### flow/design.v
`timescale 1ns / 1ps
module score(
	 score,
	 grid, ai, opponent, clk
    );
output [8:0] score;
input [83:0] grid;
input [6:0] ai;
input [6:0] opponent;
input clk;
reg [8:0] score_r;
assign score = score_r;
wire clk;
wire [2:0] aithrees;
wire aifour;
reg aivert;
wire aihoriz;
reg [3:0] aihoriz_r;
assign aihoriz = |aihoriz_r;
wire aidiagup;
reg [3:0] aidiagup_r;
assign aidiagup = |aidiagup_r;
wire aidiagdown;
reg [3:0] aidiagdown_r;
assign aidiagdown = |aidiagdown_r;
assign aifour = aivert | aihoriz | aidiagup | aidiagdown;
reg aivert3;
reg [2:0] aihoriz3_r;
reg [2:0] aidiagup3_r;
reg [2:0] aidiagdown3_r;
assign aithrees = aihoriz3_r[2] + aihoriz3_r[1] + aihoriz3_r[0] + aidiagup3_r[2] + aidiagup3_r[1] + aidiagup3_r[0] + aidiagdown3_r[2] + aidiagdown3_r[1] + aidiagdown3_r[0] + aivert3;
wire [2:0] opponentthrees;
wire opponentfour;
reg opponentvert;
wire opponenthoriz;
reg [3:0] opponenthoriz_r;
assign opponenthoriz = |opponenthoriz_r;
wire opponentdiagup;
reg [3:0] opponentdiagup_r;
assign opponentdiagup = |opponentdiagup_r;
wire opponentdiagdown;
reg [3:0] opponentdiagdown_r;
assign opponentdiagdown = |opponentdiagdown_r;
assign opponentfour = opponentvert | opponenthoriz | opponentdiagup | opponentdiagdown;
reg opponentvert3;
reg [2:0] opponenthoriz3_r;
reg [2:0] opponentdiagup3_r;
reg [2:0] opponentdiagdown3_r;
assign opponentthrees = opponenthoriz3_r[2] + opponenthoriz3_r[1] + opponenthoriz3_r[0] + opponentdiagup3_r[2] + opponentdiagup3_r[1] + opponentdiagup3_r[0] + opponentdiagdown3_r[2] + opponentdiagdown3_r[1] + opponentdiagdown3_r[0] + opponentvert3;
always @ (*)
  begin
    if(ai > 41)
	 begin
	   aivert = grid[ai + 1  - 1] & grid[ai + 1  - 15] & grid[ai + 1  - 29] & grid[ai + 1  - 43];
	 end
	 else
	 begin
	   aivert = 0;
	 end
	 if(ai == 83 || ai == 69 || ai == 55 || ai == 41 || ai == 27 || ai == 13)
	 begin
	   aihoriz_r[0] = grid[ai + 1  - 1] & grid[ai + 1  - 3] & grid[ai + 1  - 5] & grid[ai + 1  - 7];
	   aihoriz_r[3:1] = 0;
	 end
	 else if(ai == 81 || ai == 67 || ai == 53 || ai == 39 || ai == 25 || ai == 11)
	 begin
		aihoriz_r[0] = grid[ai + 1  - 1] & grid[ai + 1  - 3] & grid[ai + 1  - 5] & grid[ai + 1  - 7];
	   aihoriz_r[1] = grid[ai + 1  - 1] & grid[ai + 1  - 3] & grid[ai + 1  - 5] & grid[ai + 1  + 1];
      aihoriz_r[3:2] = 0;
    end
	 else if(ai == 79 || ai == 65 || ai == 51 || ai == 37 || ai == 23 || ai == 9)
	 begin
		aihoriz_r[0] = grid[ai + 1  - 1] & grid[ai + 1  - 3] & grid[ai + 1  - 5] & grid[ai + 1  - 7];
	   aihoriz_r[1] = grid[ai + 1  - 1] & grid[ai + 1  - 3] & grid[ai + 1  - 5] & grid[ai + 1  + 1];
      aihoriz_r[2] = grid[ai + 1  - 1] & grid[ai + 1  - 3] & grid[ai + 1  + 3] & grid[ai + 1  + 1];
		aihoriz_r[3] = 0;
    end
	 else if(ai == 77 || ai == 63 || ai == 49 || ai == 35 || ai == 21 || ai == 7)
	 begin
		aihoriz_r[0] = grid[ai + 1  - 1] & grid[ai + 1  - 3] & grid[ai + 1  - 5] & grid[ai + 1  - 7];
	   aihoriz_r[1] = grid[ai + 1  - 1] & grid[ai + 1  - 3] & grid[ai + 1  - 5] & grid[ai + 1  + 1];
      aihoriz_r[2] = grid[ai + 1  - 1] & grid[ai + 1  - 3] & grid[ai + 1  + 3] & grid[ai + 1  + 1];
		aihoriz_r[3] = grid[ai + 1  - 1] & grid[ai + 1  + 5] & grid[ai + 1  + 3] & grid[ai + 1  + 1];
    end
	 else if(ai == 75 || ai == 61 || ai == 47 || ai == 33 || ai == 19 || ai == 5)
    begin
		aihoriz_r[0] = 0;
	   aihoriz_r[1] = grid[ai + 1  - 1] & grid[ai + 1  - 3] & grid[ai + 1  - 5] & grid[ai + 1  + 1];
      aihoriz_r[2] = grid[ai + 1  - 1] & grid[ai + 1  - 3] & grid[ai + 1  + 3] & grid[ai + 1  + 1];
		aihoriz_r[3] = grid[ai + 1  - 1] & grid[ai + 1  + 5] & grid[ai + 1  + 3] & grid[ai + 1  + 1];
    end
	 else if(ai == 73 || ai == 59 || ai == 45 || ai == 31 || ai == 17 || ai == 3)
	 begin
		aihoriz_r[1:0] = 0;     
	   aihoriz_r[2] = grid[ai + 1  - 1] & grid[ai + 1  - 3] & grid[ai + 1  + 3] & grid[ai + 1  + 1];
		aihoriz_r[3] = grid[ai + 1  - 1] & grid[ai + 1  + 5] & grid[ai + 1  + 3] & grid[ai + 1  + 1];
    end
	 else if(ai == 71 || ai == 57 || ai == 43 || ai == 29 || ai == 15 || ai == 1)
	 begin  
		aihoriz_r[2:0] = 0;
		aihoriz_r[3] = grid[ai + 1  - 1] & grid[ai + 1  + 5] & grid[ai + 1  + 3] & grid[ai + 1  + 1];
    end
	 else
	 begin
	   aihoriz_r = 0;
	 end
	 if(ai == 77 || ai == 75|| ai == 73 || ai == 71 || ai == 57 || ai == 43)
	 begin
	   aidiagup_r[0] = grid[ai + 1  - 1] & grid[ai + 1  - 13] & grid[ai + 1  - 25] & grid[ai + 1  - 37];
	   aidiagup_r[3:1] = 0;
	 end
	 else if(ai == 63 || ai == 61 || ai == 59 || ai == 45)
	 begin
	   aidiagup_r[0] = grid[ai + 1  - 1] & grid[ai + 1  - 13] & grid[ai + 1  - 25] & grid[ai + 1  - 37];
	   aidiagup_r[1] = grid[ai + 1  - 1] & grid[ai + 1  - 13] & grid[ai + 1  - 25] & grid[ai + 1  + 11];
      aidiagup_r[3:2] = 0;
    end
	 else if(ai == 49 || ai == 47)
	 begin
	   aidiagup_r[0] = grid[ai + 1  - 1] & grid[ai + 1  - 13] & grid[ai + 1  - 25] & grid[ai + 1  - 37];
	   aidiagup_r[1] = grid[ai + 1  - 1] & grid[ai + 1  - 13] & grid[ai + 1  - 25] & grid[ai + 1  + 11];
      aidiagup_r[2] = grid[ai + 1  - 1] & grid[ai + 1  - 13] & grid[ai + 1  + 23] & grid[ai + 1  + 11];
      aidiagup_r[3] = 0;
	 end
	 else if(ai == 13 || ai == 11 || ai == 9 || ai == 7 || ai == 27 || ai == 41)
	 begin
		aidiagup_r[0] = 0;
	   aidiagup_r[1] = 0;
      aidiagup_r[2] = 0;
      aidiagup_r[3] = grid[ai + 1  - 1] & grid[ai + 1  + 35] & grid[ai + 1  + 23] & grid[ai + 1  + 11];
	 end
	 else if(ai == 25 || ai == 23 || ai == 21 || ai == 39)
	 begin
	   aidiagup_r[0] = 0;
	   aidiagup_r[1] = 0;
      aidiagup_r[2] = grid[ai + 1  - 1] & grid[ai + 1  - 13] & grid[ai + 1  + 23] & grid[ai + 1  + 11];
      aidiagup_r[3] = grid[ai + 1  - 1] & grid[ai + 1  + 35] & grid[ai + 1  + 23] & grid[ai + 1  + 11];
	 end
	 else if(ai == 37 || ai == 35)
	 begin
	   aidiagup_r[0] = 0;
	   aidiagup_r[1] = grid[ai + 1  - 1] & grid[ai + 1  - 13] & grid[ai + 1  - 25] & grid[ai + 1  + 11];
      aidiagup_r[2] = grid[ai + 1  - 1] & grid[ai + 1  - 13] & grid[ai + 1  + 23] & grid[ai + 1  + 11];
      aidiagup_r[3] = grid[ai + 1  - 1] & grid[ai + 1  + 35] & grid[ai + 1  + 23] & grid[ai + 1  + 11];
	 end
	 else if(ai == 51 || ai == 33)
	 begin
	   aidiagup_r[0] = 0;
	   aidiagup_r[1] = grid[ai + 1  - 1] & grid[ai + 1  - 13] & grid[ai + 1  - 25] & grid[ai + 1  + 11];
      aidiagup_r[2] = grid[ai + 1  - 1] & grid[ai + 1  - 13] & grid[ai + 1  + 23] & grid[ai + 1  + 11];
      aidiagup_r[3] = 0;
	 end
	 else if(ai == 19 || ai == 53)
	 begin
	   aidiagup_r[0] = 0;
	   aidiagup_r[1] = 0;
      aidiagup_r[2] = grid[ai + 1  - 1] & grid[ai + 1  - 13] & grid[ai + 1  + 23] & grid[ai + 1  + 11];
      aidiagup_r[3] = 0;
	 end
	 else if(ai == 65 || ai == 31)
	 begin
	   aidiagup_r[0] = 0;
	   aidiagup_r[1] = grid[ai + 1  - 1] & grid[ai + 1  - 13] & grid[ai + 1  - 25] & grid[ai + 1  + 11];
      aidiagup_r[2] = 0;
      aidiagup_r[3] = 0;    
	 end
	 else
	 begin
	   aidiagup_r = 0;
	 end
	 if(ai == 7 || ai == 5 || ai == 3 || ai == 1 || ai == 15 || ai == 29)
	 begin
	   aidiagdown_r[0] = grid[ai + 1  - 1] & grid[ai + 1  + 15] & grid[ai + 1  + 31] & grid[ai + 1  + 47];
	   aidiagdown_r[3:1] = 0;
	 end
	 else if(ai == 21 || ai == 19 || ai == 17 || ai == 31)
	 begin
      aidiagdown_r[0] = grid[ai + 1  - 1] & grid[ai + 1  + 15] & grid[ai + 1  + 31] & grid[ai + 1  + 47];
	   aidiagdown_r[1] = grid[ai + 1  - 1] & grid[ai + 1  + 15] & grid[ai + 1  + 31] & grid[ai + 1  - 17];
      aidiagdown_r[3:2] = 0;
    end
	 else if(ai == 35 || ai == 33)
	 begin
	   aidiagdown_r[0] = grid[ai + 1  - 1] & grid[ai + 1  + 15] & grid[ai + 1  + 31] & grid[ai + 1  + 47];
	   aidiagdown_r[1] = grid[ai + 1  - 1] & grid[ai + 1  + 15] & grid[ai + 1  + 31] & grid[ai + 1  - 17];
      aidiagdown_r[2] = grid[ai + 1  - 1] & grid[ai + 1  + 15] & grid[ai + 1  - 33] & grid[ai + 1  - 17];
	   aidiagdown_r[3] = 0;
	 end
	 else if(ai == 83 || ai == 81 || ai == 79 || ai == 77 || ai == 69 || ai == 55)
	 begin
		aidiagdown_r[0] = 0;
	   aidiagdown_r[1] = 0;
      aidiagdown_r[2] = 0;
      aidiagdown_r[3] = grid[ai + 1  - 1] & grid[ai + 1  - 49] & grid[ai + 1  - 33] & grid[ai + 1  - 17];
    end
	 else if(ai == 67 || ai == 65 || ai == 63 || ai == 53)
	 begin
	   aidiagdown_r[0] = 0;
	   aidiagdown_r[1] = 0;
      aidiagdown_r[2] = grid[ai + 1  - 1] & grid[ai + 1  + 15] & grid[ai + 1  - 33] & grid[ai + 1  - 17];
	   aidiagdown_r[3] = grid[ai + 1  - 1] & grid[ai + 1  - 49] & grid[ai + 1  - 33] & grid[ai + 1  - 17];
	 end
	 else if(ai == 51 || ai == 49)
	 begin
	   aidiagdown_r[0] = 0;
      aidiagdown_r[1] = grid[ai + 1  - 1] & grid[ai + 1  + 15] & grid[ai + 1  + 31] & grid[ai + 1  - 17];
      aidiagdown_r[2] = grid[ai + 1  - 1] & grid[ai + 1  + 15] & grid[ai + 1  - 33] & grid[ai + 1  - 17];
      aidiagdown_r[3] = grid[ai + 1  - 1] & grid[ai + 1  - 49] & grid[ai + 1  - 33] & grid[ai + 1  - 17];
	 end
	 else if(ai == 37 || ai == 47)
	 begin
	   aidiagdown_r[0] = 0;
      aidiagdown_r[1] = grid[ai + 1  - 1] & grid[ai + 1  + 15] & grid[ai + 1  + 31] & grid[ai + 1  - 17];
      aidiagdown_r[2] = grid[ai + 1  - 1] & grid[ai + 1  + 15] & grid[ai + 1  - 33] & grid[ai + 1  - 17];
      aidiagdown_r[3] = 0;
	 end
	 else if(ai == 61 || ai == 39)
	 begin
	   aidiagdown_r[0] = 0;
	   aidiagdown_r[1] = 0;
      aidiagdown_r[2] = grid[ai + 1  - 1] & grid[ai + 1  + 15] & grid[ai + 1  - 33] & grid[ai + 1  - 17];
      aidiagdown_r[3] = 0;
	 end
	 else if(ai == 23 || ai == 45)
	 begin
	   aidiagdown_r[0] = 0;
      aidiagdown_r[1] = grid[ai + 1  - 1] & grid[ai + 1  + 15] & grid[ai + 1  + 31] & grid[ai + 1  - 17];
      aidiagdown_r[2] = 0;
      aidiagdown_r[3] = 0;    
	 end
	 else
	 begin
	   aidiagdown_r = 0;
	 end
    if(ai > 27)
	 begin
	   aivert3 = grid[ai + 1  - 1] & grid[ai + 1  - 15] & grid[ai + 1  - 29];
	 end
	 else
	 begin
	   aivert3 = 0;
	 end
	 if(ai == 83 || ai == 69 || ai == 55 || ai == 41 || ai == 27 || ai == 13)
	 begin
	   aihoriz3_r[0] = grid[ai + 1  - 1] & grid[ai + 1  - 3] & grid[ai + 1  - 5];
	   aihoriz3_r[2:1] = 0;
	 end
	 else if(ai == 81 || ai == 67 || ai == 53 || ai == 39 || ai == 25 || ai == 11)
	 begin
		aihoriz3_r[0] = grid[ai + 1  - 1] & grid[ai + 1  - 3] & grid[ai + 1  - 5];
	   aihoriz3_r[1] = grid[ai + 1  - 1] & grid[ai + 1  - 3] & grid[ai + 1  + 1];
      aihoriz3_r[2] = 0;
    end
	 else if(ai == 79 || ai == 65 || ai == 51 || ai == 37 || ai == 23 || ai == 9 || ai == 77 || ai == 63 || ai == 49 || ai == 35 || ai == 21 || ai == 7 || ai == 75 || ai == 61 || ai == 47 || ai == 33 || ai == 19 || ai == 5)
	 begin
		aihoriz3_r[0] = grid[ai + 1  - 1] & grid[ai + 1  - 3] & grid[ai + 1  - 5];
	   aihoriz3_r[1] = grid[ai + 1  - 1] & grid[ai + 1  - 3] & grid[ai + 1  + 1];
      aihoriz3_r[2] = grid[ai + 1  - 1] & grid[ai + 1  + 3] & grid[ai + 1  + 1];
    end
	 else if(ai == 73 || ai == 59 || ai == 45 || ai == 31 || ai == 17 || ai == 3)
	 begin
		aihoriz3_r[0] = 0;     
	   aihoriz3_r[1] = grid[ai + 1  - 1] & grid[ai + 1  - 3] & grid[ai + 1  + 1];
      aihoriz3_r[2] = grid[ai + 1  - 1] & grid[ai + 1  + 3] & grid[ai + 1  + 1];
    end
	 else if(ai == 71 || ai == 57 || ai == 43 || ai == 29 || ai == 15 || ai == 1)
	 begin  
		aihoriz3_r[1:0] = 0;
		aihoriz3_r[2] = grid[ai + 1  - 1] & grid[ai + 1  + 3] & grid[ai + 1  + 1];
    end
	 else
	 begin
	   aihoriz3_r = 0;
	 end
	 if(ai == 79 || ai == 77 || ai == 75|| ai == 73 || ai == 71 || ai == 57 || ai == 43 || ai == 29)
	 begin
	   aidiagup3_r[0] = grid[ai + 1  - 1] & grid[ai + 1  - 13] & grid[ai + 1  - 25];
	   aidiagup3_r[2:1] = 0;
	 end
	 else if(ai == 65 || ai == 63 || ai == 61 || ai == 59 || ai == 45 || ai == 31)
	 begin
	   aidiagup3_r[0] = grid[ai + 1  - 1] & grid[ai + 1  - 13] & grid[ai + 1  - 25];
	   aidiagup3_r[1] = grid[ai + 1  - 1] & grid[ai + 1  - 13] & grid[ai + 1  + 11];
      aidiagup3_r[2] = 0;
    end
	 else if(ai == 51 || ai == 49 || ai == 47 || ai == 37 || ai == 35 || ai == 33)
	 begin
	   aidiagup3_r[0] = grid[ai + 1  - 1] & grid[ai + 1  - 13] & grid[ai + 1  - 25];
	   aidiagup3_r[1] = grid[ai + 1  - 1] & grid[ai + 1  - 13] & grid[ai + 1  + 11];
      aidiagup3_r[2] = grid[ai + 1  - 1] & grid[ai + 1  + 23] & grid[ai + 1  + 11];
	 end
	 else if(ai == 13 || ai == 11 || ai == 9 || ai == 7 || ai == 5 || ai == 27 || ai == 41 || ai == 55)
	 begin
		aidiagup3_r[0] = 0;
	   aidiagup3_r[1] = 0;
      aidiagup3_r[2] = grid[ai + 1  - 1] & grid[ai + 1  + 23] & grid[ai + 1  + 11];
	 end
	 else if(ai == 25 || ai == 23 || ai == 21 || ai == 19 || ai == 39 ||ai == 53)
	 begin
	   aidiagup3_r[0] = 0;
	   aidiagup3_r[1] = grid[ai + 1  - 1] & grid[ai + 1  - 13] & grid[ai + 1  + 11];
      aidiagup3_r[2] = grid[ai + 1  - 1] & grid[ai + 1  + 23] & grid[ai + 1  + 11];
	 end
	 else if(ai == 17 || ai == 67)
	 begin
	   aidiagup3_r[0] = 0;
	   aidiagup3_r[1] = grid[ai + 1  - 1] & grid[ai + 1  - 13] & grid[ai + 1  + 11];
      aidiagup3_r[2] = 0;
	 end
	 else
	 begin
	   aidiagup3_r = 0;
	 end
	 if(ai == 9 || ai == 7 || ai == 5|| ai == 3 || ai == 1 || ai == 15 || ai == 29 || ai == 43)
	 begin
	 	aidiagdown3_r[0] = grid[ai + 1  - 1] & grid[ai + 1  + 15] & grid[ai + 1  + 31];
	   aidiagdown3_r[2:1] = 0;
	 end
	 else if(ai == 23 || ai == 21 || ai == 19 || ai == 17 || ai == 31 || ai == 45)
	 begin
	 	aidiagdown3_r[0] = grid[ai + 1  - 1] & grid[ai + 1  + 15] & grid[ai + 1  + 31];
	   aidiagdown3_r[1] = grid[ai + 1  - 1] & grid[ai + 1  + 15] & grid[ai + 1  - 17];
      aidiagdown3_r[2] = 0;
    end
	 else if(ai == 51 || ai == 49 || ai == 47 || ai == 37 || ai == 35 || ai == 33)
	 begin
	 	aidiagdown3_r[0] = grid[ai + 1  - 1] & grid[ai + 1  + 15] & grid[ai + 1  + 31];
	   aidiagdown3_r[1] = grid[ai + 1  - 1] & grid[ai + 1  + 15] & grid[ai + 1  - 17];
      aidiagdown3_r[2] = grid[ai + 1  - 1] & grid[ai + 1  - 33] & grid[ai + 1  - 17];
	 end
	 else if(ai == 83 || ai == 81 || ai == 79 || ai == 77 || ai == 75 || ai == 69 || ai == 55 || ai == 41)
	 begin
		aidiagdown3_r[0] = 0;
	   aidiagdown3_r[1] = 0;
      aidiagdown3_r[2] = grid[ai + 1  - 1] & grid[ai + 1  - 33] & grid[ai + 1  - 17];
	 end
	 else if(ai == 67 || ai == 65 || ai == 63 || ai == 61 || ai == 53 ||ai == 39)
	 begin
	   aidiagdown3_r[0] = 0;
	   aidiagdown3_r[1] = grid[ai + 1  - 1] & grid[ai + 1  + 15] & grid[ai + 1  - 17];
      aidiagdown3_r[2] = grid[ai + 1  - 1] & grid[ai + 1  - 33] & grid[ai + 1  - 17];
	 end
	 else if(ai == 59 || ai == 25)
	 begin
	   aidiagdown3_r[0] = 0;
	   aidiagdown3_r[1] = grid[ai + 1  - 1] & grid[ai + 1  + 15] & grid[ai + 1  - 17];
      aidiagdown3_r[2] = 0;
	 end
	 else
	 begin
	   aidiagdown3_r = 0;
	 end
    if(opponent + 1 > 41)
	 begin
	   opponentvert = grid[opponent + 1 - 1] & grid[opponent + 1 - 15] & grid[opponent + 1 - 29] & grid[opponent + 1 - 43];
	 end
	 else
	 begin
	   opponentvert = 0;
	 end
	 if(opponent + 1 == 83 || opponent + 1 == 69 || opponent + 1 == 55 || opponent + 1 == 41 || opponent + 1 == 27 || opponent + 1 == 13)
	 begin
	   opponenthoriz_r[0] = grid[opponent + 1 - 1] & grid[opponent + 1 - 3] & grid[opponent + 1 - 5] & grid[opponent + 1 - 7];
	   opponenthoriz_r[3:1] = 0;
	 end
	 else if(opponent + 1 == 81 || opponent + 1 == 67 || opponent + 1 == 53 || opponent + 1 == 39 || opponent + 1 == 25 || opponent + 1 == 11)
	 begin
		opponenthoriz_r[0] = grid[opponent + 1 - 1] & grid[opponent + 1 - 3] & grid[opponent + 1 - 5] & grid[opponent + 1 - 7];
	   opponenthoriz_r[1] = grid[opponent + 1 - 1] & grid[opponent + 1 - 3] & grid[opponent + 1 - 5] & grid[opponent + 1 + 1];
      opponenthoriz_r[3:2] = 0;
    end
	 else if(opponent + 1 == 79 || opponent + 1 == 65 || opponent + 1 == 51 || opponent + 1 == 37 || opponent + 1 == 23 || opponent + 1 == 9)
	 begin
		opponenthoriz_r[0] = grid[opponent + 1 - 1] & grid[opponent + 1 - 3] & grid[opponent + 1 - 5] & grid[opponent + 1 - 7];
	   opponenthoriz_r[1] = grid[opponent + 1 - 1] & grid[opponent + 1 - 3] & grid[opponent + 1 - 5] & grid[opponent + 1 + 1];
      opponenthoriz_r[2] = grid[opponent + 1 - 1] & grid[opponent + 1 - 3] & grid[opponent + 1 + 3] & grid[opponent + 1 + 1];
		opponenthoriz_r[3] = 0;
    end
	 else if(opponent + 1 == 77 || opponent + 1 == 63 || opponent + 1 == 49 || opponent + 1 == 35 || opponent + 1 == 21 || opponent + 1 == 7)
	 begin
		opponenthoriz_r[0] = grid[opponent + 1 - 1] & grid[opponent + 1 - 3] & grid[opponent + 1 - 5] & grid[opponent + 1 - 7];
	   opponenthoriz_r[1] = grid[opponent + 1 - 1] & grid[opponent + 1 - 3] & grid[opponent + 1 - 5] & grid[opponent + 1 + 1];
      opponenthoriz_r[2] = grid[opponent + 1 - 1] & grid[opponent + 1 - 3] & grid[opponent + 1 + 3] & grid[opponent + 1 + 1];
		opponenthoriz_r[3] = grid[opponent + 1 - 1] & grid[opponent + 1 + 5] & grid[opponent + 1 + 3] & grid[opponent + 1 + 1];
    end
	 else if(opponent + 1 == 75 || opponent + 1 == 61 || opponent + 1 == 47 || opponent + 1 == 33 || opponent + 1 == 19 || opponent + 1 == 5)
    begin
		opponenthoriz_r[0] = 0;
	   opponenthoriz_r[1] = grid[opponent + 1 - 1] & grid[opponent + 1 - 3] & grid[opponent + 1 - 5] & grid[opponent + 1 + 1];
      opponenthoriz_r[2] = grid[opponent + 1 - 1] & grid[opponent + 1 - 3] & grid[opponent + 1 + 3] & grid[opponent + 1 + 1];
		opponenthoriz_r[3] = grid[opponent + 1 - 1] & grid[opponent + 1 + 5] & grid[opponent + 1 + 3] & grid[opponent + 1 + 1];
    end
	 else if(opponent + 1 == 73 || opponent + 1 == 59 || opponent + 1 == 45 || opponent + 1 == 31 || opponent + 1 == 17 || opponent + 1 == 3)
	 begin
		opponenthoriz_r[1:0] = 0;     
	   opponenthoriz_r[2] = grid[opponent + 1 - 1] & grid[opponent + 1 - 3] & grid[opponent + 1 + 3] & grid[opponent + 1 + 1];
		opponenthoriz_r[3] = grid[opponent + 1 - 1] & grid[opponent + 1 + 5] & grid[opponent + 1 + 3] & grid[opponent + 1 + 1];
    end
	 else if(opponent + 1 == 71 || opponent + 1 == 57 || opponent + 1 == 43 || opponent + 1 == 29 || opponent + 1 == 15 || opponent + 1 == 1)
	 begin  
		opponenthoriz_r[2:0] = 0;
		opponenthoriz_r[3] = grid[opponent + 1 - 1] & grid[opponent + 1 + 5] & grid[opponent + 1 + 3] & grid[opponent + 1 + 1];
    end
	 else
	 begin
	   opponenthoriz_r = 0;
	 end
	 if(opponent + 1 == 77 || opponent + 1 == 75|| opponent + 1 == 73 || opponent + 1 == 71 || opponent + 1 == 57 || opponent + 1 == 43)
	 begin
	   opponentdiagup_r[0] = grid[opponent + 1 - 1] & grid[opponent + 1 - 13] & grid[opponent + 1 - 25] & grid[opponent + 1 - 37];
	   opponentdiagup_r[3:1] = 0;
	 end
	 else if(opponent + 1 == 63 || opponent + 1 == 61 || opponent + 1 == 59 || opponent + 1 == 45)
	 begin
	   opponentdiagup_r[0] = grid[opponent + 1 - 1] & grid[opponent + 1 - 13] & grid[opponent + 1 - 25] & grid[opponent + 1 - 37];
	   opponentdiagup_r[1] = grid[opponent + 1 - 1] & grid[opponent + 1 - 13] & grid[opponent + 1 - 25] & grid[opponent + 1 + 11];
      opponentdiagup_r[3:2] = 0;
    end
	 else if(opponent + 1 == 49 || opponent + 1 == 47)
	 begin
	   opponentdiagup_r[0] = grid[opponent + 1 - 1] & grid[opponent + 1 - 13] & grid[opponent + 1 - 25] & grid[opponent + 1 - 37];
	   opponentdiagup_r[1] = grid[opponent + 1 - 1] & grid[opponent + 1 - 13] & grid[opponent + 1 - 25] & grid[opponent + 1 + 11];
      opponentdiagup_r[2] = grid[opponent + 1 - 1] & grid[opponent + 1 - 13] & grid[opponent + 1 + 23] & grid[opponent + 1 + 11];
      opponentdiagup_r[3] = 0;
	 end
	 else if(opponent + 1 == 13 || opponent + 1 == 11 || opponent + 1 == 9 || opponent + 1 == 7 || opponent + 1 == 27 || opponent + 1 == 41)
	 begin
		opponentdiagup_r[0] = 0;
	   opponentdiagup_r[1] = 0;
      opponentdiagup_r[2] = 0;
      opponentdiagup_r[3] = grid[opponent + 1 - 1] & grid[opponent + 1 + 35] & grid[opponent + 1 + 23] & grid[opponent + 1 + 11];
	 end
	 else if(opponent + 1 == 25 || opponent + 1 == 23 || opponent + 1 == 21 || opponent + 1 == 39)
	 begin
	   opponentdiagup_r[0] = 0;
	   opponentdiagup_r[1] = 0;
      opponentdiagup_r[2] = grid[opponent + 1 - 1] & grid[opponent + 1 - 13] & grid[opponent + 1 + 23] & grid[opponent + 1 + 11];
      opponentdiagup_r[3] = grid[opponent + 1 - 1] & grid[opponent + 1 + 35] & grid[opponent + 1 + 23] & grid[opponent + 1 + 11];
	 end
	 else if(opponent + 1 == 37 || opponent + 1 == 35)
	 begin
	   opponentdiagup_r[0] = 0;
	   opponentdiagup_r[1] = grid[opponent + 1 - 1] & grid[opponent + 1 - 13] & grid[opponent + 1 - 25] & grid[opponent + 1 + 11];
      opponentdiagup_r[2] = grid[opponent + 1 - 1] & grid[opponent + 1 - 13] & grid[opponent + 1 + 23] & grid[opponent + 1 + 11];
      opponentdiagup_r[3] = grid[opponent + 1 - 1] & grid[opponent + 1 + 35] & grid[opponent + 1 + 23] & grid[opponent + 1 + 11];
	 end
	 else if(opponent + 1 == 51 || opponent + 1 == 33)
	 begin
	   opponentdiagup_r[0] = 0;
	   opponentdiagup_r[1] = grid[opponent + 1 - 1] & grid[opponent + 1 - 13] & grid[opponent + 1 - 25] & grid[opponent + 1 + 11];
      opponentdiagup_r[2] = grid[opponent + 1 - 1] & grid[opponent + 1 - 13] & grid[opponent + 1 + 23] & grid[opponent + 1 + 11];
      opponentdiagup_r[3] = 0;
	 end
	 else if(opponent + 1 == 19 || opponent + 1 == 53)
	 begin
	   opponentdiagup_r[0] = 0;
	   opponentdiagup_r[1] = 0;
      opponentdiagup_r[2] = grid[opponent + 1 - 1] & grid[opponent + 1 - 13] & grid[opponent + 1 + 23] & grid[opponent + 1 + 11];
      opponentdiagup_r[3] = 0;
	 end
	 else if(opponent + 1 == 65 || opponent + 1 == 31)
	 begin
	   opponentdiagup_r[0] = 0;
	   opponentdiagup_r[1] = grid[opponent + 1 - 1] & grid[opponent + 1 - 13] & grid[opponent + 1 - 25] & grid[opponent + 1 + 11];
      opponentdiagup_r[2] = 0;
      opponentdiagup_r[3] = 0;    
	 end
	 else
	 begin
	   opponentdiagup_r = 0;
	 end
	 if(opponent + 1 == 7 || opponent + 1 == 5 || opponent + 1 == 3 || opponent + 1 == 1 || opponent + 1 == 15 || opponent + 1 == 29)
	 begin
	   opponentdiagdown_r[0] = grid[opponent + 1 - 1] & grid[opponent + 1 + 15] & grid[opponent + 1 + 31] & grid[opponent + 1 + 47];
	   opponentdiagdown_r[3:1] = 0;
	 end
	 else if(opponent + 1 == 21 || opponent + 1 == 19 || opponent + 1 == 17 || opponent + 1 == 31)
	 begin
      opponentdiagdown_r[0] = grid[opponent + 1 - 1] & grid[opponent + 1 + 15] & grid[opponent + 1 + 31] & grid[opponent + 1 + 47];
	   opponentdiagdown_r[1] = grid[opponent + 1 - 1] & grid[opponent + 1 + 15] & grid[opponent + 1 + 31] & grid[opponent + 1 - 17];
      opponentdiagdown_r[3:2] = 0;
    end
	 else if(opponent + 1 == 35 || opponent + 1 == 33)
	 begin
	   opponentdiagdown_r[0] = grid[opponent + 1 - 1] & grid[opponent + 1 + 15] & grid[opponent + 1 + 31] & grid[opponent + 1 + 47];
	   opponentdiagdown_r[1] = grid[opponent + 1 - 1] & grid[opponent + 1 + 15] & grid[opponent + 1 + 31] & grid[opponent + 1 - 17];
      opponentdiagdown_r[2] = grid[opponent + 1 - 1] & grid[opponent + 1 + 15] & grid[opponent + 1 - 33] & grid[opponent + 1 - 17];
	   opponentdiagdown_r[3] = 0;
	 end
	 else if(opponent + 1 == 83 || opponent + 1 == 81 || opponent + 1 == 79 || opponent + 1 == 77 || opponent + 1 == 69 || opponent + 1 == 55)
	 begin
		opponentdiagdown_r[0] = 0;
	   opponentdiagdown_r[1] = 0;
      opponentdiagdown_r[2] = 0;
      opponentdiagdown_r[3] = grid[opponent + 1 - 1] & grid[opponent + 1 - 49] & grid[opponent + 1 - 33] & grid[opponent + 1 - 17];
    end
	 else if(opponent + 1 == 67 || opponent + 1 == 65 || opponent + 1 == 63 || opponent + 1 == 53)
	 begin
	   opponentdiagdown_r[0] = 0;
	   opponentdiagdown_r[1] = 0;
      opponentdiagdown_r[2] = grid[opponent + 1 - 1] & grid[opponent + 1 + 15] & grid[opponent + 1 - 33] & grid[opponent + 1 - 17];
	   opponentdiagdown_r[3] = grid[opponent + 1 - 1] & grid[opponent + 1 - 49] & grid[opponent + 1 - 33] & grid[opponent + 1 - 17];
	 end
	 else if(opponent + 1 == 51 || opponent + 1 == 49)
	 begin
	   opponentdiagdown_r[0] = 0;
      opponentdiagdown_r[1] = grid[opponent + 1 - 1] & grid[opponent + 1 + 15] & grid[opponent + 1 + 31] & grid[opponent + 1 - 17];
      opponentdiagdown_r[2] = grid[opponent + 1 - 1] & grid[opponent + 1 + 15] & grid[opponent + 1 - 33] & grid[opponent + 1 - 17];
      opponentdiagdown_r[3] = grid[opponent + 1 - 1] & grid[opponent + 1 - 49] & grid[opponent + 1 - 33] & grid[opponent + 1 - 17];
	 end
	 else if(opponent + 1 == 37 || opponent + 1 == 47)
	 begin
	   opponentdiagdown_r[0] = 0;
      opponentdiagdown_r[1] = grid[opponent + 1 - 1] & grid[opponent + 1 + 15] & grid[opponent + 1 + 31] & grid[opponent + 1 - 17];
      opponentdiagdown_r[2] = grid[opponent + 1 - 1] & grid[opponent + 1 + 15] & grid[opponent + 1 - 33] & grid[opponent + 1 - 17];
      opponentdiagdown_r[3] = 0;
	 end
	 else if(opponent + 1 == 61 || opponent + 1 == 39)
	 begin
	   opponentdiagdown_r[0] = 0;
	   opponentdiagdown_r[1] = 0;
      opponentdiagdown_r[2] = grid[opponent + 1 - 1] & grid[opponent + 1 + 15] & grid[opponent + 1 - 33] & grid[opponent + 1 - 17];
      opponentdiagdown_r[3] = 0;
	 end
	 else if(opponent + 1 == 23 || opponent + 1 == 45)
	 begin
	   opponentdiagdown_r[0] = 0;
      opponentdiagdown_r[1] = grid[opponent + 1 - 1] & grid[opponent + 1 + 15] & grid[opponent + 1 + 31] & grid[opponent + 1 - 17];
      opponentdiagdown_r[2] = 0;
      opponentdiagdown_r[3] = 0;    
	 end
	 else
	 begin
	   opponentdiagdown_r = 0;
	 end
    if(opponent + 1 > 27)
	 begin
	   opponentvert3 = grid[opponent + 1 - 1] & grid[opponent + 1 - 15] & grid[opponent + 1 - 29];
	 end
	 else
	 begin
	   opponentvert3 = 0;
	 end
	 if(opponent + 1 == 83 || opponent + 1 == 69 || opponent + 1 == 55 || opponent + 1 == 41 || opponent + 1 == 27 || opponent + 1 == 13)
	 begin
	   opponenthoriz3_r[0] = grid[opponent + 1 - 1] & grid[opponent + 1 - 3] & grid[opponent + 1 - 5];
	   opponenthoriz3_r[2:1] = 0;
	 end
	 else if(opponent + 1 == 81 || opponent + 1 == 67 || opponent + 1 == 53 || opponent + 1 == 39 || opponent + 1 == 25 || opponent + 1 == 11)
	 begin
		opponenthoriz3_r[0] = grid[opponent + 1 - 1] & grid[opponent + 1 - 3] & grid[opponent + 1 - 5];
	   opponenthoriz3_r[1] = grid[opponent + 1 - 1] & grid[opponent + 1 - 3] & grid[opponent + 1 + 1];
      opponenthoriz3_r[2] = 0;
    end
	 else if(opponent + 1 == 79 || opponent + 1 == 65 || opponent + 1 == 51 || opponent + 1 == 37 || opponent + 1 == 23 || opponent + 1 == 9 || opponent + 1 == 77 || opponent + 1 == 63 || opponent + 1 == 49 || opponent + 1 == 35 || opponent + 1 == 21 || opponent + 1 == 7 || opponent + 1 == 75 || opponent + 1 == 61 || opponent + 1 == 47 || opponent + 1 == 33 || opponent + 1 == 19 || opponent + 1 == 5)
	 begin
		opponenthoriz3_r[0] = grid[opponent + 1 - 1] & grid[opponent + 1 - 3] & grid[opponent + 1 - 5];
	   opponenthoriz3_r[1] = grid[opponent + 1 - 1] & grid[opponent + 1 - 3] & grid[opponent + 1 + 1];
      opponenthoriz3_r[2] = grid[opponent + 1 - 1] & grid[opponent + 1 + 3] & grid[opponent + 1 + 1];
    end
	 else if(opponent + 1 == 73 || opponent + 1 == 59 || opponent + 1 == 45 || opponent + 1 == 31 || opponent + 1 == 17 || opponent + 1 == 3)
	 begin
		opponenthoriz3_r[0] = 0;     
	   opponenthoriz3_r[1] = grid[opponent + 1 - 1] & grid[opponent + 1 - 3] & grid[opponent + 1 + 1];
      opponenthoriz3_r[2] = grid[opponent + 1 - 1] & grid[opponent + 1 + 3] & grid[opponent + 1 + 1];
    end
	 else if(opponent + 1 == 71 || opponent + 1 == 57 || opponent + 1 == 43 || opponent + 1 == 29 || opponent + 1 == 15 || opponent + 1 == 1)
	 begin  
		opponenthoriz3_r[1:0] = 0;
		opponenthoriz3_r[2] = grid[opponent + 1 - 1] & grid[opponent + 1 + 3] & grid[opponent + 1 + 1];
    end
	 else
	 begin
	   opponenthoriz3_r = 0;
	 end
	 if(opponent + 1 == 79 || opponent + 1 == 77 || opponent + 1 == 75|| opponent + 1 == 73 || opponent + 1 == 71 || opponent + 1 == 57 || opponent + 1 == 43 || opponent + 1 == 29)
	 begin
	   opponentdiagup3_r[0] = grid[opponent + 1 - 1] & grid[opponent + 1 - 13] & grid[opponent + 1 - 25];
	   opponentdiagup3_r[2:1] = 0;
	 end
	 else if(opponent + 1 == 65 || opponent + 1 == 63 || opponent + 1 == 61 || opponent + 1 == 59 || opponent + 1 == 45 || opponent + 1 == 31)
	 begin
	   opponentdiagup3_r[0] = grid[opponent + 1 - 1] & grid[opponent + 1 - 13] & grid[opponent + 1 - 25];
	   opponentdiagup3_r[1] = grid[opponent + 1 - 1] & grid[opponent + 1 - 13] & grid[opponent + 1 + 11];
      opponentdiagup3_r[2] = 0;
    end
	 else if(opponent + 1 == 51 || opponent + 1 == 49 || opponent + 1 == 47 || opponent + 1 == 37 || opponent + 1 == 35 || opponent + 1 == 33)
	 begin
	   opponentdiagup3_r[0] = grid[opponent + 1 - 1] & grid[opponent + 1 - 13] & grid[opponent + 1 - 25];
	   opponentdiagup3_r[1] = grid[opponent + 1 - 1] & grid[opponent + 1 - 13] & grid[opponent + 1 + 11];
      opponentdiagup3_r[2] = grid[opponent + 1 - 1] & grid[opponent + 1 + 23] & grid[opponent + 1 + 11];
	 end
	 else if(opponent + 1 == 13 || opponent + 1 == 11 || opponent + 1 == 9 || opponent + 1 == 7 || opponent + 1 == 5 || opponent + 1 == 27 || opponent + 1 == 41 || opponent + 1 == 55)
	 begin
		opponentdiagup3_r[0] = 0;
	   opponentdiagup3_r[1] = 0;
      opponentdiagup3_r[2] = grid[opponent + 1 - 1] & grid[opponent + 1 + 23] & grid[opponent + 1 + 11];
	 end
	 else if(opponent + 1 == 25 || opponent + 1 == 23 || opponent + 1 == 21 || opponent + 1 == 19 || opponent + 1 == 39 ||opponent + 1 == 53)
	 begin
	   opponentdiagup3_r[0] = 0;
	   opponentdiagup3_r[1] = grid[opponent + 1 - 1] & grid[opponent + 1 - 13] & grid[opponent + 1 + 11];
      opponentdiagup3_r[2] = grid[opponent + 1 - 1] & grid[opponent + 1 + 23] & grid[opponent + 1 + 11];
	 end
	 else if(opponent + 1 == 17 || opponent + 1 == 67)
	 begin
	   opponentdiagup3_r[0] = 0;
	   opponentdiagup3_r[1] = grid[opponent + 1 - 1] & grid[opponent + 1 - 13] & grid[opponent + 1 + 11];
      opponentdiagup3_r[2] = 0;
	 end
	 else
	 begin
	   opponentdiagup3_r = 0;
	 end
	 if(opponent + 1 == 9 || opponent + 1 == 7 || opponent + 1 == 5|| opponent + 1 == 3 || opponent + 1 == 1 || opponent + 1 == 15 || opponent + 1 == 29 || opponent + 1 == 43)
	 begin
	 	opponentdiagdown3_r[0] = grid[opponent + 1 - 1] & grid[opponent + 1 + 15] & grid[opponent + 1 + 31];
	   opponentdiagdown3_r[2:1] = 0;
	 end
	 else if(opponent + 1 == 23 || opponent + 1 == 21 || opponent + 1 == 19 || opponent + 1 == 17 || opponent + 1 == 31 || opponent + 1 == 45)
	 begin
	 	opponentdiagdown3_r[0] = grid[opponent + 1 - 1] & grid[opponent + 1 + 15] & grid[opponent + 1 + 31];
	   opponentdiagdown3_r[1] = grid[opponent + 1 - 1] & grid[opponent + 1 + 15] & grid[opponent + 1 - 17];
      opponentdiagdown3_r[2] = 0;
    end
	 else if(opponent + 1 == 51 || opponent + 1 == 49 || opponent + 1 == 47 || opponent + 1 == 37 || opponent + 1 == 35 || opponent + 1 == 33)
	 begin
	 	opponentdiagdown3_r[0] = grid[opponent + 1 - 1] & grid[opponent + 1 + 15] & grid[opponent + 1 + 31];
	   opponentdiagdown3_r[1] = grid[opponent + 1 - 1] & grid[opponent + 1 + 15] & grid[opponent + 1 - 17];
      opponentdiagdown3_r[2] = grid[opponent + 1 - 1] & grid[opponent + 1 - 33] & grid[opponent + 1 - 17];
	 end
	 else if(opponent + 1 == 83 || opponent + 1 == 81 || opponent + 1 == 79 || opponent + 1 == 77 || opponent + 1 == 75 || opponent + 1 == 69 || opponent + 1 == 55 || opponent + 1 == 41)
	 begin
		opponentdiagdown3_r[0] = 0;
	   opponentdiagdown3_r[1] = 0;
      opponentdiagdown3_r[2] = grid[opponent + 1 - 1] & grid[opponent + 1 - 33] & grid[opponent + 1 - 17];
	 end
	 else if(opponent + 1 == 67 || opponent + 1 == 65 || opponent + 1 == 63 || opponent + 1 == 61 || opponent + 1 == 53 ||opponent + 1 == 39)
	 begin
	   opponentdiagdown3_r[0] = 0;
	   opponentdiagdown3_r[1] = grid[opponent + 1 - 1] & grid[opponent + 1 + 15] & grid[opponent + 1 - 17];
      opponentdiagdown3_r[2] = grid[opponent + 1 - 1] & grid[opponent + 1 - 33] & grid[opponent + 1 - 17];
	 end
	 else if(opponent + 1 == 59 || opponent + 1 == 25)
	 begin
	   opponentdiagdown3_r[0] = 0;
	   opponentdiagdown3_r[1] = grid[opponent + 1 - 1] & grid[opponent + 1 + 15] & grid[opponent + 1 - 17];
      opponentdiagdown3_r[2] = 0;
	 end
	 else
	 begin
	   opponentdiagdown3_r = 0;
	 end
	 if(aifour)
	 begin
	   score_r = 9'b111111111;
	 end
	 else if(opponentfour)
	 begin
	   score_r = 0;
	 end
	 else
	 begin
	   if (ai % 14 > 7)
		begin
		  score_r = (200 + 10 * aithrees - 10 * opponentthrees + 14 - (ai % 14))% 512;
		end
		else
	   begin
		  score_r = (200 + 10 * aithrees - 10 * opponentthrees + ai % 14) % 512;
		end   
	 end
  end
endmodule
`timescale 1ns / 1ps
module minimax(
   opt, move,
   grid, column_counts, player, sw, clk
);
input [83:0] grid;
input [20:0] column_counts;
input player;
input sw;
input clk;
output [6:0] opt;
output move;
reg [83:0] grid_copy;
reg [83:0] grid_copy_2;
reg aimoved;
reg opponentmoved;
reg [6:0] ai;
reg [6:0] opponent;
reg [2:0] index;
reg move_r;
assign move = move_r;
reg initial_score;
reg [6:0] count;  
reg [2:0] column;
reg [6:0] opt_r;
assign opt = opt_r;
wire [8:0] optscore;
reg [8:0] optscore_r;
assign optscore = optscore_r;
wire [8:0] score;
wire [8:0] curscore;
reg [8:0] curscore_r;
assign curscore = curscore_r;
score score_(
   .score (score),
   .grid (grid_copy_2), .ai (ai), .opponent (opponent), .clk (clk)
    );
always @(posedge clk)
begin
  if (player == 0 || !sw)
  begin
    count = 0;
    move_r = 0;
    optscore_r = 0;
    opt_r = 1;
	 curscore_r = 0;
  end
  else if (count == 105)
  begin
    if(curscore >= optscore && aimoved)
    begin
      opt_r = ai;
      optscore_r = curscore_r;
    end
    move_r = 1;
    count = (count + 1) % 128;
  end
  else if (count > 105)
  begin
    move_r = 0;
  end
  else if (count % 15 == 0)
  begin
    if(count == 0)
    begin
      optscore_r = 0;
    end
    else if(curscore >= optscore && aimoved)
    begin
      opt_r = ai;
      optscore_r = curscore_r;
    end
	 initial_score = 1;
    if(column_counts[(count / 15)*3 + 2-:3] < 6)
    begin
	   column = (count / 15) % 8;
      grid_copy = grid;
      grid_copy[13 - (count / 15)*2 + column_counts[(count / 15)*3 + 2-:3] * 14-:2] = 2'b10;
      aimoved = 1;
      ai = (13 - (count / 15)*2 + column_counts[(count / 15)*3 + 2-:3] * 14) % 128;
    end
    else
    begin
      grid_copy = grid;
      aimoved = 0;
      ai = 1;
		column = 0;
    end
    count = (count + 1) % 128;
  end
  else if ((count % 15) % 2 == 1)
  begin
    if(aimoved)
	   begin
      if(column_counts[(((count % 15) - 1)/2)* 3 +2-:3] < 6 && (((count % 15) - 1)/2) != column)
      begin
        grid_copy_2 = grid_copy;
        grid_copy_2[14 - (count % 15) + column_counts[(((count % 15) - 1)/2)* 3 + 2-:3] * 14-:2] = 2'b01;
        opponentmoved = 1;
        opponent = (13 - (count % 15) + column_counts[(((count % 15) - 1)/2)* 3 + 2-:3] * 14)% 128;
      end
	   else if (ai < 70 && (((count % 15) - 1)/2) == column)
	   begin
	     grid_copy_2 = grid_copy;
        grid_copy_2[ai + 14-:2] = 2'b01;
        opponentmoved = 1;
        opponent = (ai + 13)% 128;
	   end
      else
      begin
        grid_copy_2 = grid_copy;
        opponentmoved = 0;
        opponent = 0;
      end
	 end
	 else
	 begin
	   grid_copy_2 = grid_copy;
      opponentmoved = 0;
      opponent = 0;
	 end
    count = (count + 1) % 128;
  end
  else
  begin
    if ((score < curscore || initial_score) && aimoved && opponentmoved)
    begin
      curscore_r = score;
		initial_score = 0;
    end
    count = (count + 1) % 128;
  end
end
endmodule
### flow/config.mk
export PLATFORM = sky130hd
export DESIGN_NAME = minimax
export DESIGN_NICKNAME = minimax
export VERILOG_FILES = /design/flow/design.v
export SDC_FILE = /design/flow/constraint.sdc
export NUM_CORES = 4
export LEC_CHECK = 0
export CAP_MARGIN = 20
export CORE_MARGIN = 2
export CORE_UTILIZATION = 40
export SLEW_MARGIN = 20
### flow/constraint.sdc
create_clock -name core_clock -period 11.0 [get_ports {clk}]
set_input_delay 2.2000 -clock core_clock [delete_from_list [all_inputs] [get_ports {clk}]]
set_output_delay 2.2000 -clock core_clock [all_outputs]
set_load 0.01 [all_outputs]
### flow/run.sh
#!/bin/bash
# the make line also repeats each setting of config.mk as NAME=value (left out here)
make -C /OpenROAD-flow-scripts/flow DESIGN_CONFIG=/design/flow/config.mk WORK_HOME=/design/flow/orfs CLKGATE_MAP_FILE= finish
==> results_tabular.tex, run 1 <==
% Synthesis and place-and-route results
\begin{tabular}{lr}
\hline
Metric & Value \\
\hline
\multicolumn{2}{l}{\textbf{Outcome}} \\
Outcome & finished clean \\
\multicolumn{2}{l}{\textbf{Final layout}} \\
Area added between synthesis and finish & 20.82\% \\
Area of all placed cells without fillers & about 36000 um\^{}2 \\
Fill cell instance count of the final layout & $\sim$6.9k \\
Layout Nets & 4146 \\
\multicolumn{2}{l}{\textbf{Detailed routing}} \\
Routed len/inst & about 23 um \\
Drc violations & 0 \\
Number of diodes added for antenna fixing & 0 \\
Iteration-0 DRC Markers & roughly 3.4k \\
First-pass DRT Iterations & 8 \\
Antenna violation net count after detailed routing & 0 \\
Via density & 6.313 \\
Routed via count & roughly 30k \\
Wire length reported by the detailed router & around 110 mm \\
\multicolumn{2}{l}{\textbf{STA}} \\
Setup Viol. Count Final & 0 \\
Tightest Pin Transition & around 1200 ps \\
Max frequency & $\sim$94 MHz \\
Period Utilization, post-route & a little over nine tenths \\
Setup repair after global routing missed its margin & yes \\
Worst Skew & 40.80 ps \\
Worst hold slack & 487.5 ps \\
Setup slack of the critical path after layout & approximately 410 ps \\
Final Hold Violating Endpoints & 0 \\
Relative slew margins & between 10\% and 20\% \\
Final Max-Slew Violation Tally & 0 \\
Minimum clock period & 10590 ps \\
\multicolumn{2}{l}{\textbf{Setup path}} \\
Reg-to-reg critical path startpoint & ai[1] \\
Critical Path Stages & around 47 \\
Worst R2R Setup Slack & 410 ps \\
Worst R2R Path Depth & $\sim$47 \\
Category of the most critical setup path & register to register \\
Cell with the biggest individual delay on the critical path & sky130\_fd\_sc\_hd\_\_fa\_1 \\
Count of buffering cells on the critical path with inverters included & 9 \\
Reg-to-reg endpoint & curscore\_r[1] \\
Dominant delay contributor by cell family on the critical path & adder cells \\
Nature of the critical path endpoint & register \\
Highest fanout seen on the critical path & 15 \\
Worst Setup SP & ai[1] \\
Endpoint arrival time on the critical path & 11010 ps \\
Most used cell along the critical path & sky130\_fd\_sc\_hd\_\_fa\_1 \\
Delay of the slowest cell on the worst path & about 550 ps \\
Startpoint type of the worst setup path & register \\
Required time worst endpoint & 11430 ps \\
Crit path capture & curscore\_r[1] \\
\multicolumn{2}{l}{\textbf{Synth}} \\
Mean area per synthesized cell & about 8.3 um\^{}2 \\
Area fraction in full adders, half adders and majority gates & approximately 7.6\% \\
Share of the synthesized area in the top cell type & a little under a fifth \\
Most instantiated flip-flop cell in the synthesis netlist & sky130\_fd\_sc\_hd\_\_edfxtp\_1 \\
Largest area contributor in the synthesized netlist & sky130\_fd\_sc\_hd\_\_edfxtp\_1 \\
Synthesized area & $\sim$30000 um\^{}2 \\
Post-Synth Simple-Gate Area & 20.46\% \\
Multiplexer area fraction after synthesis & around 15\% \\
Top cells by count & sky130\_fd\_sc\_hd\_\_nand2\_1 (339), sky130\_fd\_sc\_hd\_\_nor2\_1 (327), sky130\_fd\_sc\_hd\_\_o21ai\_0 (262) \\
Distinct lib cells & about 110 \\
Ys async rst share & 0\% \\
Yosys-reported design area after synthesis & $\sim$30000 um\^{}2 \\
Sequential-to-total area share from yosys stat & roughly a fifth \\
Synthesized-area fraction occupied by xor and xnor cells & 5.349\% \\
Flops out of synthesis & approximately 220 \\
Number of flops mapped to enable cells by yosys & $\sim$190 \\
Most frequent cell after synthesis & sky130\_fd\_sc\_hd\_\_nand2\_1 \\
Area contributors post-synth & sky130\_fd\_sc\_hd\_\_edfxtp\_1 (19\%), sky130\_fd\_sc\_hd\_\_mux4\_2 (7.3\%), sky130\_fd\_sc\_hd\_\_ha\_1 (5.9\%) \\
Comb area leader & AND-OR/OR-AND gates \\
Instance tally after logic synthesis & $\sim$3.6k \\
Post-synthesis cell count from yosys & 3570 \\
Synthesized Nets & $\sim$3.8k \\
Count of warnings emitted by yosys & 2 \\
Complex Gates by Area & between 20\% and 30\% \\
\multicolumn{2}{l}{\textbf{Clocking}} \\
Clock tree sinks & approximately 220 \\
Number of clock buffers inserted by TritonCTS & 22 \\
H-tree Lvls & 1 \\
Clock tree from TritonCTS & built \\
Number of buffers between clock root and the deepest sink & 3 \\
Clock Root Buffer & sky130\_fd\_sc\_hd\_\_clkbuf\_16 \\
Quantity of hold-fixing buffers added after cts & 0 \\
Clock-pin slew on the worst setup and hold paths & approximately 70 ps \\
Insertion delay at the late pin of the worst-skew pair & $\sim$560 ps \\
\multicolumn{2}{l}{\textbf{GRT}} \\
Antenna violations before repair & 1 \\
Largest net degree at the start of global routing & approximately 85 \\
First-pass GRT wire length & between 150 and 200 mm \\
Overflow after GRT & 0 \\
Total routing resource utilization after global routing & 29.13\% \\
Vias in the first global route & between 20k and 30k \\
\multicolumn{2}{l}{\textbf{Place}} \\
Global placement routability congestion & 1.024 \\
Number of buffers inserted by port buffering & around 110 \\
Worst slack, placed & $\sim$70 ps \\
Total cell area at the placement stage & between 30000 and 40000 um\^{}2 \\
Hpwl dp & around 90 mm \\
\multicolumn{2}{l}{\textbf{Floorplanning}} \\
Horizontal extent of the die & between 200 and 300 um \\
Floorplan core density & about two fifths \\
Die area & about 76000 um\^{}2 \\
Number of top-level pins & between 100 and 150 \\
Standard-cell row count & around 99 \\
Die Y & around 280 um \\
Core footprint & between 70000 and 80000 um\^{}2 \\
\multicolumn{2}{l}{\textbf{Power}} \\
Cell Pwr Density & around 140 nW/um\^{}2 \\
Switch share & 45.64\% \\
LEAKAGE & between 10 and 15 nW \\
Max VDD drop & $\sim$0.00016 V \\
Net switching power figure & $\sim$2.3 mW \\
Part of the total power dissipated in combinational logic & around 65\% \\
Sequential Power Share & between 10\% and 20\% \\
Sequential logic power & about 0.96 mW \\
Total power of the final layout & about 5 mW \\
Clock power frac & 16.2\% \\
Cell internal power dissipation & between 2 and 3 mW \\
Group drawing the most power & combinational logic \\
Combinational group power & between 3 and 4 mW \\
Power drawn by the clock network & between 0.8 and 0.9 mW \\
\multicolumn{2}{l}{\textbf{Flow run}} \\
MaxCap Viol Count & 0 \\
Tool warnings & about 70 \\
\multicolumn{2}{l}{\textbf{Worst hold path}} \\
Worst min-delay path class & register to register \\
Hold path start & optscore\_r[5] \\
Hold Path Cell Cnt & 2 \\
Hold Path Sink & optscore\_r[5] \\
\hline
\end{tabular}
-- layer usage --
metal	share of wire (%)	wire length, um	track usage, %	up-vias
met5	0.013	15	0	-
met4	4.8	5468	12.56	2
met3	7.6	8687	3.341	311
met2	45	51030	45.81	1616
met1	43	48690	40.42	14550
li1	-	-	-	14130
-- per-stage QoR --
| stage | TNS [ps] | utilization [%] | cells |
|---|---|---|---|
| after floorplan | -16.02 | - | 3570 |
| after global placement | 0 | 46.29 | 4769 |
| after detailed placement | 0 | 46.29 | 4769 |
| after CTS | 0 | 47.38 | 4810 |
| after global routing | -1260 | 48.88 | 4849 |
| final | 0 | 48.88 | 4849 |
-- layout make-up --
cell class / count / area [um^2] / share of cell area (%)
Clock buffer: 23 / 554.3 / 1.554
Clock inverter: 17 / 210.2 / 0.5894
Inverter: 155 / 586.8 / 1.645
Multi-Input combinational cell: 2970 / 22600 / 63.36
Sequential cell: 219 / 6260 / 17.55
Tap cell: 959 / 1200 / 3.364
Timing Repair Buffer: 506 / 4257 / 11.94
-- what timing repair did --
item,CTS,global route
endpoints found under the hold margin,0,0
gates cloned,0,2
endpoints found under the setup margin,9,94
resized,4,175
buffers inserted,1,37
pin swaps,1,59
==> inputs of run 2 (changes only) <==
Settings changed: SETUP_SLACK_MARGIN set to 2.53.
Clock period 11.0 ns to 8.62 ns, I/O delays scaled along.
==> run 2 against run 1 <==
Compared with the run above:
- routed wire length up 8.5%
- clock power up 18%
- final cell count up 16%
- count of clock-buffer cells in the layout up 3
- global-route usage up 2.5 points
- flip-flop count unchanged
- critical path type unchanged
- largest power group unchanged
- area after synthesis unchanged
- the layout now fails its checks (setup timing)
- worst setup slack worse by 2200 ps
- highest routed layer unchanged
==> results_tabular.tex, run 2 <==
% Synthesis and place-and-route results
\begin{tabular}{lr}
\hline
Metric & Value \\
\hline
\multicolumn{2}{l}{\textbf{Outcome}} \\
Outcome & finished with violations \\
Fail Reasons & setup timing \\
\multicolumn{2}{l}{\textbf{Floorplanning}} \\
Core footprint & 72960 um\^{}2 (unchanged) \\
Die Y & 275.7 um (unchanged) \\
Horizontal extent of the die & 275.7 um (unchanged) \\
Number of top-level pins & 116 (unchanged) \\
Die area & 75990 um\^{}2 (unchanged) \\
Floorplan core density & 40.46\% (unchanged) \\
Standard-cell row count & 99 (unchanged) \\
\multicolumn{2}{l}{\textbf{STA}} \\
Setup slack of the critical path after layout & -1779 ps (-2192 ps) \\
Final Hold Violating Endpoints & 0 (unchanged) \\
Final Max-Slew Violation Tally & 0 (unchanged) \\
Worst Skew & 23.32 ps (-17.49 ps) \\
Relative slew margins & 36.78\% (+18 points) \\
Tightest Pin Transition & 936.4 ps (-264.9 ps) \\
Minimum clock period & 10400 ps (-187.6 ps) \\
Period Utilization, post-route & 120.6\% (+24 points) \\
Setup repair after global routing missed its margin & yes \\
Worst hold slack & 486.9 ps (-0.5680 ps) \\
Total negative slack & -130250 ps (-130250 ps) \\
Max frequency & 96.17 MHz (+1.8\%) \\
Setup Viol. Count Final & 163 (+163) \\
\multicolumn{2}{l}{\textbf{Synth}} \\
Instance tally after logic synthesis & 3570 (unchanged) \\
Synthesized Nets & 3842 (unchanged) \\
Area fraction in full adders, half adders and majority gates & 7.595\% (unchanged) \\
Yosys-reported design area after synthesis & 29520 um\^{}2 (unchanged) \\
Top cells by count & sky130\_fd\_sc\_hd\_\_nand2\_1 (339), sky130\_fd\_sc\_hd\_\_nor2\_1 (327), sky130\_fd\_sc\_hd\_\_o21ai\_0 (262) \\
Multiplexer area fraction after synthesis & 15.27\% (unchanged) \\
Distinct lib cells & 114 (unchanged) \\
Largest area contributor in the synthesized netlist & sky130\_fd\_sc\_hd\_\_edfxtp\_1 \\
Count of warnings emitted by yosys & 2 (unchanged) \\
Sequential-to-total area share from yosys stat & 21.19\% (unchanged) \\
Synthesized-area fraction occupied by xor and xnor cells & 5.349\% (unchanged) \\
Most frequent cell after synthesis & sky130\_fd\_sc\_hd\_\_nand2\_1 \\
Number of flops mapped to enable cells by yosys & 187 (unchanged) \\
Area contributors post-synth & sky130\_fd\_sc\_hd\_\_edfxtp\_1 (19\%), sky130\_fd\_sc\_hd\_\_mux4\_2 (7.3\%), sky130\_fd\_sc\_hd\_\_ha\_1 (5.9\%) \\
Share of the synthesized area in the top cell type & 19.02\% (unchanged) \\
Complex Gates by Area & 24.48\% (unchanged) \\
Most instantiated flip-flop cell in the synthesis netlist & sky130\_fd\_sc\_hd\_\_edfxtp\_1 \\
Flops out of synthesis & 219 (unchanged) \\
Post-Synth Simple-Gate Area & 20.46\% (unchanged) \\
Mean area per synthesized cell & 8.269 um\^{}2 (unchanged) \\
Post-synthesis cell count from yosys & 3570 (unchanged) \\
Synthesized area & 29520 um\^{}2 (unchanged) \\
Comb area leader & AND-OR/OR-AND gates \\
Ys async rst share & 0\% (unchanged) \\
\multicolumn{2}{l}{\textbf{Power}} \\
Cell internal power dissipation & 4.771 mW (+76\%) \\
Combinational group power & 6.20 mW (+93\%) \\
Sequential Power Share & 14.6\% (-4.6 points) \\
Part of the total power dissipated in combinational logic & 74.1\% (+9.5 points) \\
Max VDD drop & 0.0002174 V (+34\%) \\
Power drawn by the clock network & 0.951 mW (+18\%) \\
Net switching power figure & 3.601 mW (+58\%) \\
Switch share & 43.01\% (-2.6 points) \\
LEAKAGE & 17.98 nW (+33\%) \\
Group drawing the most power & combinational logic \\
Sequential logic power & 1.22 mW (+28\%) \\
Clock power frac & 11.4\% (-4.8 points) \\
Cell Pwr Density & 189.5 nW/um\^{}2 (+36\%) \\
\multicolumn{2}{l}{\textbf{Setup path}} \\
Reg-to-reg critical path startpoint & opponent[0] \\
Highest fanout seen on the critical path & 7 (-8) \\
Delay of the slowest cell on the worst path & 570 ps (+20 ps) \\
Worst Setup SP & opponent[0] \\
Worst R2R Setup Slack & -1780 ps (-2190 ps) \\
Count of buffering cells on the critical path with inverters included & 10 (+1) \\
Worst R2R Path Depth & 47 (unchanged) \\
Dominant delay contributor by cell family on the critical path & adder cells \\
Required time worst endpoint & 9030 ps (-2400 ps) \\
Endpoint arrival time on the critical path & 10810 ps (-200 ps) \\
Critical Path Stages & 47 (unchanged) \\
Category of the most critical setup path & register to register \\
Most used cell along the critical path & sky130\_fd\_sc\_hd\_\_ha\_4 \\
Startpoint type of the worst setup path & register \\
Cell with the biggest individual delay on the critical path & sky130\_fd\_sc\_hd\_\_fa\_1 \\
Reg-to-reg endpoint & curscore\_r[2] \\
Crit path capture & curscore\_r[2] \\
Nature of the critical path endpoint & register \\
\multicolumn{2}{l}{\textbf{Final layout}} \\
Area of all placed cells without fillers & 44170 um\^{}2 (+24\%) \\
Fill cell instance count of the final layout & 6270 (-9.3\%) \\
Layout Nets & 4929 (+19\%) \\
Sequential standard cell area & 6261 um\^{}2 (about the same) \\
Area added between synthesis and finish & 49.62\% \\
Comb gate area & 24650 um\^{}2 (+9.1\%) \\
Post-layout util & 60.54\% (+12 points) \\
Count of placed standard cells in the final layout, fillers left out & 5631 (+16\%) \\
\multicolumn{2}{l}{\textbf{Clocking}} \\
H-tree Lvls & 1 (unchanged) \\
Clock-pin slew on the worst setup and hold paths & 70 ps (about the same) \\
Number of clock buffers inserted by TritonCTS & 21 (-4.5\%) \\
Insertion delay at the late pin of the worst-skew pair & 530 ps (-30 ps) \\
Clock tree from TritonCTS & built \\
Clock tree sinks & 219 (unchanged) \\
Number of buffers between clock root and the deepest sink & 3 (unchanged) \\
Quantity of hold-fixing buffers added after cts & 0 (unchanged) \\
Clock Root Buffer & sky130\_fd\_sc\_hd\_\_clkbuf\_16 \\
\multicolumn{2}{l}{\textbf{GRT}} \\
Largest net degree at the start of global routing & 93 (+9.4\%) \\
Total routing resource utilization after global routing & 31.66\% (+2.5 points) \\
Vias in the first global route & 31.93k (+12\%) \\
Overflow after GRT & 0 (unchanged) \\
Antenna violations before repair & 1 (unchanged) \\
First-pass GRT wire length & 188.1 mm (+8.9\%) \\
\multicolumn{2}{l}{\textbf{Place}} \\
Number of buffers inserted by port buffering & 114 (unchanged) \\
Hpwl dp & 99.08 mm (+9.4\%) \\
Global placement routability congestion & 1.035 (+1.0\%) \\
Number of placed instances, taps included & 5484 (+15\%) \\
Total cell area at the placement stage & 40460 um\^{}2 (+20\%) \\
\multicolumn{2}{l}{\textbf{Flow run}} \\
MaxCap Viol Count & 0 (unchanged) \\
Tool warnings & 71 (+1.4\%) \\
\multicolumn{2}{l}{\textbf{Detailed routing}} \\
Number of diodes added for antenna fixing & 0 (unchanged) \\
Routed via count & 33.80k (+10\%) \\
Wire length reported by the detailed router & 123.5 mm (+8.5\%) \\
First-pass DRT Iterations & 8 (unchanged) \\
Iteration-0 DRC Markers & 3467 (+3.3\%) \\
Routed len/inst & 21.94 um (-6.6\%) \\
Via density & 6.002 (-4.9\%) \\
Drc violations & 0 (unchanged) \\
Antenna violation net count after detailed routing & 0 (unchanged) \\
\multicolumn{2}{l}{\textbf{Worst hold path}} \\
Hold path start & optscore\_r[2] \\
Hold Path Sink & optscore\_r[2] \\
Hold Path Cell Cnt & 2 (unchanged) \\
Worst min-delay path class & register to register \\
\hline
\end{tabular}
run 2: final cells by class:
type	count	area share, %
well taps	959	2.717
inverters	155	1.380
clock buffers	26	1.232
multi-input cells	2970	55.81
flip-flops and latches	219	14.18
clock inverters	12	0.3399
repair buffers	1290	24.34
run 2: metrics by stage:
stage | worst slack (ps) | power (mW)
after CTS | -1805 | 7.887
final | -1779 | 8.371
after global placement | -2019 | 6.318
after global routing | -2253 | 8.807
after detailed placement | -2184 | 6.344
after floorplan | -1800 | 4.041
run 2: repair_timing:
item / 4_1_cts / 5_1_grt
pin swaps: 159 / 143
buffers inserted: 67 / 40
cloned: 2 / 0
resized: 293 / 207
endpoints found under the setup margin: 193 / 284
run 2: routing by layer:
layer / vias to the layer above / part of all wire, % / track usage [%]
met5: - / 0.011 / 0
met4: 2 / 4.6 / 12.38
met3: 310 / 7.3 / 3.045
met2: 1645 / 45 / 51.35
met1: 16130 / 43 / 43.47
li1: 15710 / - / -
Power figures rest on the tool's default switching activity, not on a simulated workload.
